== maple ==
// top
module top#(       
    parameter FIFO_DEPTH = 16,
    parameter DATA_WIDTH = 32,
    parameter START_NUMBER = 0    
)(
    input  logic        GCLK,
    input  logic        OTG_RESETN,
    input  logic [DATA_WIDTH-1:0] wdatax,
    input  logic [DATA_WIDTH-1:0] wdatay,
    input  logic        validx,
    input  logic        validy,
    input  logic [DATA_WIDTH-1:0] kx_u,
    input  logic [DATA_WIDTH-1:0] bx_u,
    input  logic [DATA_WIDTH-1:0] kx_c,
    input  logic [DATA_WIDTH-1:0] bx_c,
    input  logic [DATA_WIDTH-1:0] ky_u,
    input  logic [DATA_WIDTH-1:0] by_u,
    input  logic [DATA_WIDTH-1:0] ky_c,
    input  logic [DATA_WIDTH-1:0] by_c,
    output logic        sel_1_0,
    output logic        sel_1_1,
    output logic        sel_2_0,
    output logic        sel_2_1,
    output logic        AS2_r,
    output  logic       wready,
    output logic        JB1,
    output logic        JB2,
    output logic        JB3,
    output logic        JB4,
    output logic        JB7,
    output logic        JB8,
    output logic        JB9,
    output logic        JB10,
    output logic        JA1,
    output logic        JA2,
    output logic        JA3,
    output logic        JA4,
    output logic        JA7,
    output logic        JA8,
    output logic        JA9,
    output logic        JA10,
    output logic        JC1_N,
    output logic        JC1_P,
        input logic        JC2_N,
    output logic        JC2_P,
    output logic        JC3_P
);
 assign JC1_P = 1'b0;
 logic [31:0]  in_data;
 logic  in_valid;
 logic in_ready;
    logic                  u_ready;
    logic                  u_valid;
    logic [DATA_WIDTH-1:0] u_data;
    logic                  c_ready;
    logic                  c_valid;
    logic [DATA_WIDTH-1:0] c_data;  
    logic [DATA_WIDTH-1:0] k_u;
    logic [DATA_WIDTH-1:0] b_u;
    logic [DATA_WIDTH-1:0] k_c;
    logic [DATA_WIDTH-1:0] b_c;
    logic [DATA_WIDTH-1:0] wdata;
    logic  wvalid;
    logic  store_valid;
    logic  done; 
always_ff @(posedge GCLK or negedge OTG_RESETN) begin
  ...
Size: ~10000 cells after synthesis, roughly 350 I/O pins, roughly 0.10 sq mm of cells after synthesis.
==> flow/config.mk <==
export PLATFORM = sky130hd
export DESIGN_NAME = top
export DESIGN_NICKNAME = top
export VERILOG_FILES = /design/flow/design.v
export SDC_FILE = /design/flow/constraint.sdc
export NUM_CORES = 4
export LEC_CHECK = 0
export ABC_AREA = 0
export CAP_MARGIN = 30
export CORE_ASPECT_RATIO = 1.3
export CORE_MARGIN = 8
export CORE_UTILIZATION = 36
export CTS_CLUSTER_SIZE = 88
export GPL_ROUTABILITY_DRIVEN = 1
export PLACE_DENSITY_LB_ADDON = 0.01
export SETUP_SLACK_MARGIN = 0.35
export SLEW_MARGIN = 25
export TNS_END_PERCENT = 5
==> flow/constraint.sdc <==
create_clock -name core_clock -period 9.15 [get_ports {GCLK}]
set_input_delay 1.8300 -clock core_clock [delete_from_list [all_inputs] [get_ports {GCLK}]]
set_output_delay 1.8300 -clock core_clock [all_outputs]
set_load 0.01 [all_outputs]
run.sh (not shown) runs the stock make flow with config.mk's settings and CLKGATE_MAP_FILE=.
Input-level comparison between quartz and maple:
# maple
export LEC_CHECK = 0
export ABC_AREA = 0
export CAP_MARGIN = 30
export CORE_ASPECT_RATIO = 1.3
export CORE_MARGIN = 8
export CORE_UTILIZATION = 36
export CTS_CLUSTER_SIZE = 88
export GPL_ROUTABILITY_DRIVEN = 1
export PLACE_DENSITY_LB_ADDON = 0.01
export SETUP_SLACK_MARGIN = 0.35
export SLEW_MARGIN = 25
export TNS_END_PERCENT = 5
create_clock -name core_clock -period 9.15 [get_ports {GCLK}]
# quartz
export LEC_CHECK = 0
export CAP_MARGIN = 20
export CORE_MARGIN = 2
export CORE_UTILIZATION = 72
export PLACE_DENSITY = 0.71
export SLEW_MARGIN = 20
create_clock -name core_clock -period 7.68 [get_ports {GCLK}]
--- outcome ---
Although it ran to completion, quartz produced a layout that fails the final checks because of setup timing. Compared with maple, quartz shows a number of non-clock buffers in the layout that is 32% higher. Compared with maple, cell area after layout in quartz decreased slightly. Against maple, quartz comes in 750 ps lower on minimum setup slack after placement. maple has higher register-to-register slack than quartz. [compare] base=maple new=quartz: final total power up about 17%, average wire per standard cell down 2.3%, growth of design area from synthesis to finish down 0.38 points. The worst slew margin relative to its limit in quartz sits 13 points below the value recorded for maple. Standard cell core area on quartz is ahead of maple. Looking at power consumed by combinational cells across quartz and maple, the one that comes out lower is maple.
Input changes introduced in garnet (baseline for comparison: quartz):
# quartz
export LEC_CHECK = 0
export CAP_MARGIN = 20
export CORE_MARGIN = 2
export CORE_UTILIZATION = 72
export PLACE_DENSITY = 0.71
export SLEW_MARGIN = 20
create_clock -name core_clock -period 7.68 [get_ports {GCLK}]
# garnet
export LEC_CHECK = 0
export CAP_MARGIN = 20
export CORE_MARGIN = 2
export CORE_UTILIZATION = 40
export PLACE_DENSITY = 0.6
export SETUP_SLACK_MARGIN = 2.58
export SLEW_MARGIN = 20
create_clock -name core_clock -period 9.53 [get_ports {GCLK}]
### Flow results
Of quartz and garnet, just one finished clean: garnet.
quartz: complete, dirty (setup timing)
garnet: met1 usage in global routing 21 points below quartz
Met3 layer usage reported by global route: garnet < quartz
Relative to quartz, routed wire length has gone up in garnet.

Setup of wip/umber:
top again, from the RTL that the note above started with.
==> flow/config.mk <==
export PLATFORM = sky130hd
export DESIGN_NAME = top
export DESIGN_NICKNAME = top
export VERILOG_FILES = /design/flow/design.v
export SDC_FILE = /design/flow/constraint.sdc
export NUM_CORES = 4
export LEC_CHECK = 0
export CAP_MARGIN = 35
export CORE_MARGIN = 2
export CORE_UTILIZATION = 71
export CTS_CLUSTER_DIAMETER = 43
export CTS_CLUSTER_SIZE = 10
export MIN_ROUTING_LAYER = met1
export PLACE_DENSITY = 0.65
export SETUP_SLACK_MARGIN = 1.69
export SLEW_MARGIN = 5
==> flow/constraint.sdc <==
create_clock -name core_clock -period 9.9 [get_ports {GCLK}]
set_input_delay 1.9800 -clock core_clock [delete_from_list [all_inputs] [get_ports {GCLK}]]
set_output_delay 1.9800 -clock core_clock [all_outputs]
set_load 0.01 [all_outputs]
Changes in wip/garnet relative to wip/umber:
- a change of SLEW_MARGIN from 5 to 20
- a deleted CTS_CLUSTER_SIZE that had been 10
- a change of CAP_MARGIN from 35 to 20
- a deleted CTS_CLUSTER_DIAMETER that had been 43
- a deleted MIN_ROUTING_LAYER that had been met1
- a change of PLACE_DENSITY from 0.65 to 0.6
- a deleted SETUP_SLACK_MARGIN that had been 1.69
- a change of CORE_UTILIZATION from 71 to 44
- a change of the clock period (ns, I/O delays scaled along) from 9.9 to 5.32
Notes after the runs:
Going from wip/umber to wip/garnet, the post-synthesis to final-layout area growth was found to have gone up by 9.1 points. Count of maximum capacitance violations: wip/umber vs wip/garnet identical. Portion of total power attributed to the clock network for wip/garnet: 2.2 points down relative to wip/umber. First-iteration DRC count, wip/garnet and wip/umber, higher one = wip/umber. [flow] wip/garnet | stages: complete | final checks: fail | reason: setup timing. Summary of wip/garnet over wip/umber: total power rose by 14 mW, wire length on met2 grew by 8.5%, setup slack after layout fell by 4.27 ns, register cell area after layout held steady. wip/garnet -> wip/umber: via count of the first global-routing pass flat. Delta (wip/garnet minus wip/umber): core utilization fell 26 points; number of rows in the core area went up by 38.
Relative to wip/garnet, the following input files were edited for wip/violet:
- setting CTS_CLUSTER_DIAMETER to 232 for the first time
- changing CORE_UTILIZATION from 44 to 72
- changing PLACE_DENSITY from 0.6 to 0.36
- changing the clock period (ns, I/O delays scaled along) from 5.32 to 5.57
==> results <==
What the final checks of wip/violet revealed, after a flow that finished every stage, was a layout that fails on setup timing. NOTE: power share of the combinational group in wip/violet exceeds that of wip/garnet. Against wip/garnet, wip/violet comes in 2.3% higher on global-route wire length before repair. Going from wip/garnet to wip/violet, floorplan die area shrank by more than a quarter. wip/violet -> wip/garnet: multi-input combinational cell area flat. Between wip/garnet and wip/violet, number of fill cells decreased. [compare] base=wip/garnet new=wip/violet: cell count saw a decrease; count of clock-buffer cells in the layout -7.7%; clock-cell share of area roughly the same. Buffer count from post-CTS setup fixing (lower): wip/garnet. Against wip/garnet, wip/violet comes in about 40% lower on area of the placeable core.
diff inputs: wip/violet => wip/maple
- removing PLACE_DENSITY (formerly 0.36)
- removing CTS_CLUSTER_DIAMETER (formerly 232)
- setting GPL_ROUTABILITY_DRIVEN to 0 for the first time
- changing CORE_UTILIZATION from 72 to 40
- setting TNS_END_PERCENT to 5 for the first time
- changing the clock period (ns, I/O delays scaled along) from 5.57 to 10.0
==> comparison <==
- Against wip/violet, wip/maple comes in 8.6% lower on met2 wire length.
- Comparing wip/maple and wip/violet, critical path depth is higher on wip/maple.
- The final layout from wip/maple, which completed every stage, passed the timing, DRC and antenna checks at the end of the flow.
- [compare] base=wip/violet new=wip/maple: number of search-and-repair iterations in the first detailed-routing pass now smaller; portion of the layout cell area used by non-clock buffers now smaller; met3 wire length now smaller; fraction of area in registers now larger; combinational share of power now smaller.
- Looking at maximum fanout along the worst path, wip/maple sits 8 higher than wip/violet does.
Power is estimated from default activity; no workload was simulated.
